==> flow/design.v <==
module incline_sat(
    input [12:0] incline,
    output [9:0] incline_sat
);
assign incline_sat = (~incline[12] && |incline[12:9]) ? 10'h1FF : 
                    (incline[12] && ~(&incline[12:9])) ? 10'h200 : incline[9:0];
endmodule
module desiredDrive(
    input [11:0] avg_torque,
    input [4:0] cadence,
    input not_pedaling,
    input [12:0] incline,
    input [2:0] scale,
    output [11:0] target_curr
);
localparam TORQUE_MIN = 12'h380;
localparam TOO_SMALL = 5'h05;
logic [9:0] inc_sat;
incline_sat i1( .incline(incline), .incline_sat(inc_sat));
logic [10:0] incline_factor;
assign incline_factor = {inc_sat[9], inc_sat[9:0]} + 11'd256;
logic [8:0] incline_factor_limit;
assign incline_factor_limit = (incline_factor[10] == 1'b1) ? 9'h000 : (incline_factor[9]) ? 9'h1FF : incline_factor[8:0];
logic [5:0] cadence_factor;
assign cadence_factor = (|cadence[4:1]) ? ({1'b0, cadence} + 6'd32) : 6'h00;
logic [12:0]torque_off;
assign torque_off = {1'b0, avg_torque} - {1'b0, TORQUE_MIN};
logic [12:0] torque_pos;
assign torque_pos = (torque_off[12] == 1'b1) ? 12'h000 : torque_off[11:0];
logic [30:0]assist_prod;
assign assist_prod = not_pedaling ? 30'h00000000 : (torque_pos * incline_factor_limit * cadence_factor * scale);
assign target_curr = (|assist_prod[29:27]) ? 12'hFFF : assist_prod[26:15];
endmodule
module desiredDrive_reg(
    input clk, rst_n,
    input [11:0] avg_torque,
    input [4:0] cadence,
    input not_pedaling,
    input [12:0] incline,
    input [2:0] scale,
    output logic [11:0] target_curr
);
logic [11:0] avg_torque_r;
logic [4:0] cadence_r;
logic not_pedaling_r;
logic [12:0] incline_r;
logic [2:0] scale_r;
logic [11:0] target_curr_nxt;
always_ff @(posedge clk, negedge rst_n) begin
    if (!rst_n) begin
        avg_torque_r <= 12'h000;
        cadence_r <= 5'h00;
        not_pedaling_r <= 1'b0;
        incline_r <= 13'h0000;
        scale_r <= 3'h0;
    end
    else begin
        avg_torque_r <= avg_torque;
        cadence_r <= cadence;
        not_pedaling_r <= not_pedaling;
        incline_r <= incline;
        scale_r <= scale;
    end
end
desiredDrive iDD(.avg_torque(avg_torque_r), .cadence(cadence_r), .not_pedaling(not_pedaling_r),
                 .incline(incline_r), .scale(scale_r), .target_curr(target_curr_nxt));
always_ff @(posedge clk, negedge rst_n) begin
    if (!rst_n)
        target_curr <= 12'h000;
    else
        target_curr <= target_curr_nxt;
end
endmodule
Settings: LEC_CHECK=0, ABC_AREA=0, CAP_MARGIN=25, CORE_ASPECT_RATIO=1.98, CORE_MARGIN=8, CORE_UTILIZATION=32, GPL_ROUTABILITY_DRIVEN=0, GPL_TIMING_DRIVEN=1, MAX_ROUTING_LAYER=met5, SETUP_SLACK_MARGIN=-0.09, SLEW_MARGIN=5, TNS_END_PERCENT=90; clock period 14.5 ns.
run.sh (not shown) runs the stock make flow with config.mk's settings and CLKGATE_MAP_FILE=.
The first run ran to the end with no violations.
Then changed:
==> flow/config.mk (replaced) <==
export PLATFORM = sky130hd
export DESIGN_NAME = desiredDrive_reg
export DESIGN_NICKNAME = desiredDrive_reg
export VERILOG_FILES = /design/flow/design.v
export SDC_FILE = /design/flow/constraint.sdc
export NUM_CORES = 4
export LEC_CHECK = 0
export ABC_AREA = 0
export CAP_MARGIN = 35
export CELL_PAD_IN_SITES_DETAIL_PLACEMENT = 2
export CORE_MARGIN = 8
export CORE_UTILIZATION = 23
export CTS_CLUSTER_DIAMETER = 198
export CTS_CLUSTER_SIZE = 43
export GPL_ROUTABILITY_DRIVEN = 0
export GPL_TIMING_DRIVEN = 0
export MAX_ROUTING_LAYER = met4
export PLACE_DENSITY = 0.9
export SETUP_SLACK_MARGIN = 2.67
export SLEW_MARGIN = 35
export TNS_END_PERCENT = 90
What happened: The new run completed with no timing, DRC or antenna violations. Area after synthesis stays the same. Final cell count went up by 16%. Sequential share of layout area went down by 1.5 points.
Then changed:
==> flow/config.mk (replaced) <==
export PLATFORM = sky130hd
export DESIGN_NAME = desiredDrive_reg
export DESIGN_NICKNAME = desiredDrive_reg
export VERILOG_FILES = /design/flow/design.v
export SDC_FILE = /design/flow/constraint.sdc
export NUM_CORES = 4
export LEC_CHECK = 0
export CAP_MARGIN = 20
export CORE_MARGIN = 2
export CORE_UTILIZATION = 64
export SLEW_MARGIN = 20
==> flow/constraint.sdc (replaced) <==
create_clock -name core_clock -period 9.84 [get_ports {clk}]
set_input_delay 1.9680 -clock core_clock [delete_from_list [all_inputs] [get_ports {clk}]]
set_output_delay 1.9680 -clock core_clock [all_outputs]
set_load 0.01 [all_outputs]
Effect: Now the flow finished with setup timing left. Critical path depth rises by 9. Wire length falls by 60%. Worst hold slack is about the same. Sequential share of layout area falls by 0.35 points. Setup slack got worse by 1900 ps. First-iteration DRC count falls by 27%.
Then changed:
--- a/flow/config.mk
+++ b/flow/config.mk
@@ -9,3 +9,3 @@
 export CORE_MARGIN = 2
-export CORE_UTILIZATION = 64
+export CORE_UTILIZATION = 66
 export SLEW_MARGIN = 20
==> flow/constraint.sdc (replaced) <==
create_clock -name core_clock -period 10.7 [get_ports {clk}]
set_input_delay 2.1400 -clock core_clock [delete_from_list [all_inputs] [get_ports {clk}]]
set_output_delay 2.1400 -clock core_clock [all_outputs]
set_load 0.01 [all_outputs]
Result: The new run finished but fails on setup timing; worst setup slack gains 1000 ps; final cell count drops by 5.5%; non-clock buffer count drops by 98; core utilization drops by 3.7 points; synthesized area does not change; fmax climbs by 1.3%; wire length drops by 18%.
Then changed:
--- a/flow/config.mk
+++ b/flow/config.mk
@@ -9,3 +9,3 @@
 export CORE_MARGIN = 2
-export CORE_UTILIZATION = 66
+export CORE_UTILIZATION = 30
 export SLEW_MARGIN = 20
==> flow/constraint.sdc (replaced) <==
create_clock -name core_clock -period 12.3 [get_ports {clk}]
set_input_delay 2.4600 -clock core_clock [delete_from_list [all_inputs] [get_ports {clk}]]
set_output_delay 2.4600 -clock core_clock [all_outputs]
set_load 0.01 [all_outputs]
What happened:
- This time the run produced a clean layout
- register-to-register slack improved by 1300 ps
- fmax goes down by about 2.6%
- final cell count goes up by 3.7%
- wire length goes down by 9.2%
- die size goes up by about 120%
- worst setup slack improved by 1300 ps
